build 81:
## Controller_FIR
module Controller_FIR (
	input	[7:0] 	VPPG,             
	input 		  	Find_Setting,     
	input 		  	CLK,              
	input 		  	rst_n,            
	output 	[6:0] 	DC_Comp,          
	output 	[3:0] 	pga_Gain,         
	output 		  	LED_IR,           
	output 		  	LED_RED,          
	output  [19:0] 	Out_RED_Filtered, 
	output  [19:0] 	Out_IR_Filtered,  
	output  [3:0] 	LED_Drive         
);
	wire [7:0] IR_ADC_Value, RED_ADC_Value;
	wire 	   CLK_Filter;
	reg        CLK_Filter_q;    
	wire       Filter_En;       
	always @(posedge CLK or negedge rst_n) begin
		if (!rst_n) CLK_Filter_q <= 1'b0;
		else        CLK_Filter_q <= CLK_Filter;
	end
	assign Filter_En = CLK_Filter & ~CLK_Filter_q;
    Controller ct(  .Vppg(VPPG), 
                    .Find_Setting(Find_Setting), 
                    .CLK(CLK), 
                    .rst_n(rst_n), 
                    .DC_Comp(DC_Comp), 
                    .PGA_Gain(pga_Gain), 
                    .CLK_Filter(CLK_Filter), 
                    .LED_IR(LED_IR), 
                    .LED_RED(LED_RED),
                    .IR_ADC_Value(IR_ADC_Value), 
                    .RED_ADC_Value(RED_ADC_Value), 
                    .LED_Drive(LED_Drive)); 
	FIR_Filter red( .CLK(CLK),
                    .CLK_Filter(Filter_En), 
                    .input_data(RED_ADC_Value),
                    .rst_n(rst_n),  
                    .output_data(Out_RED_Filtered));
	FIR_Filter ir(  .CLK(CLK),
                    .CLK_Filter(Filter_En), 
                    .input_data(IR_ADC_Value),
                    .rst_n(rst_n),  
                    .output_data(Out_IR_Filtered));
endmodule
For scale: about 8000 cells after synthesis, ~1000 flip-flops, ~0.069 mm^2 of cells after synthesis.
make LEC_CHECK=0 ABC_AREA=1 CAP_MARGIN=5 CORE_MARGIN=2 CORE_UTILIZATION=66 SLEW_MARGIN=20 TNS_END_PERCENT=5 finish   # period 4.27 ns
run.sh (not shown) runs the stock make flow with config.mk's settings and CLKGATE_MAP_FILE=.
Build 81 had finished all stages when the layout checks came back failing, citing negative setup slack.
Setup changes, build 81 to build 43
--- a/flow/config.mk
+++ b/flow/config.mk
@@ -8,2 +8 @@
-export ABC_AREA = 1
-export CAP_MARGIN = 5
+export CAP_MARGIN = 20
@@ -11 +10 @@
-export CORE_UTILIZATION = 66
+export CORE_UTILIZATION = 40
@@ -13 +11,0 @@
-export TNS_END_PERCENT = 5
==> flow/constraint.sdc <==
create_clock -name core_clock -period 7.24 [get_ports {CLK}]
set_input_delay 1.4480 -clock core_clock [delete_from_list [all_inputs] [get_ports {CLK}]]
set_output_delay 1.4480 -clock core_clock [all_outputs]
set_load 0.01 [all_outputs]
--- outcome ---
Build 43 reached the end of the flow, and the finished layout is clean on the timing, DRC and antenna checks.
The slew at the pin with the worst max-slew slack was comparable across build 43 and build 81.
Delta(synthesized-area fraction occupied by xor and xnor cells, build 43 - build 81) > 0
The combinational share of cell area of build 43 exceeds that of build 81 by 0.49 points.
The area of the synthesized netlist per yosys stat number comes out lower for build 43 vs build 81.
| global routing usage on met2 | build 43 vs build 81 | 20 points lower |
Going from build 81 to build 43, pin count of the biggest net entering global routing grows by 4.
On via count of the first global-routing pass, the higher figure sits with build 81, not build 43.
Relative to build 43, the following input files were edited for build 70:
--- a/flow/config.mk
+++ b/flow/config.mk
@@ -8,0 +9 @@
+export CELL_PAD_IN_SITES_GLOBAL_PLACEMENT = 3
@@ -10,0 +12,2 @@
+export CTS_CLUSTER_DIAMETER = 66
+export PLACE_DENSITY = 0.59
==> flow/constraint.sdc <==
create_clock -name core_clock -period 10.0 [get_ports {CLK}]
set_input_delay 2.0000 -clock core_clock [delete_from_list [all_inputs] [get_ports {CLK}]]
set_output_delay 2.0000 -clock core_clock [all_outputs]
set_load 0.01 [all_outputs]
## What came out
Build 70 completed every stage of the flow, and the final layout passed the timing, DRC and antenna checks.
Overall die width: build 70 vs build 43, no meaningful difference
Summary: with build 43 as the reference, wire length in build 70 moved up by more than 10%.
Build 70 has count of clock-buffer cells in the layout above what build 43 had.
Going from build 43 to build 70, setup slack grows by 2600 ps.
Final cell count is higher on build 70
Build 43 → build 70: count of multi-input combinational gates comparable, worst clock skew saw little to no change, count of placed standard cells including taps has remained practically unchanged, routed via count went down.
Looking at maximum level of the CTS H-tree across build 70 and build 43, the one that comes out higher is build 70.
Inputs modified between build 70 and build 60:
--- a/flow/config.mk
+++ b/flow/config.mk
@@ -7,0 +8 @@
+export ABC_AREA = 1
@@ -10,2 +11,2 @@
-export CORE_MARGIN = 2
-export CORE_UTILIZATION = 40
+export CORE_MARGIN = 4
+export CORE_UTILIZATION = 63
@@ -12,0 +14,3 @@
+export HOLD_SLACK_MARGIN = 0.23
+export MAX_ROUTING_LAYER = met4
+export MIN_ROUTING_LAYER = met2
==> comparison <==
Comparing cell row count for build 70 and build 60, the bigger number came from build 70.
Build 60 failed in 3_1_place_gp_skip_io with GPL-0301.
Lower part of the Yosys area used for sequential elements goes to build 60 over build 70.
Delta (build 60 minus build 70): number of standard cells after synthesis up 14%; area reported by Yosys stat went up by about 2.1%; area fraction in mux cells shrank by 0.45 points.
Inputs modified between build 60 and build 94:
==> flow/config.mk <==
export PLATFORM = sky130hd
export DESIGN_NAME = Controller_FIR
export DESIGN_NICKNAME = Controller_FIR
export VERILOG_FILES = /design/flow/design.v
export SDC_FILE = /design/flow/constraint.sdc
export NUM_CORES = 4
export LEC_CHECK = 0
export CAP_MARGIN = 20
export CORE_MARGIN = 2
export CORE_UTILIZATION = 65
export SLEW_MARGIN = 20
==> flow/constraint.sdc <==
create_clock -name core_clock -period 7.45 [get_ports {CLK}]
set_input_delay 1.4900 -clock core_clock [delete_from_list [all_inputs] [get_ports {CLK}]]
set_output_delay 1.4900 -clock core_clock [all_outputs]
set_load 0.01 [all_outputs]
Findings:
Build 94 | stages: all done | timing, DRC, antenna: all pass. Yosys synthesis chip area in build 94 vs build 60: down 2.1%. Compared to build 60, build 94 has area of the mapped netlist 0.0015 mm^2 lower. Build 94 vs build 60 — total number of placement rows dropped 2.5%. Build 94: area fraction in mux cells 0.45 points above build 60.
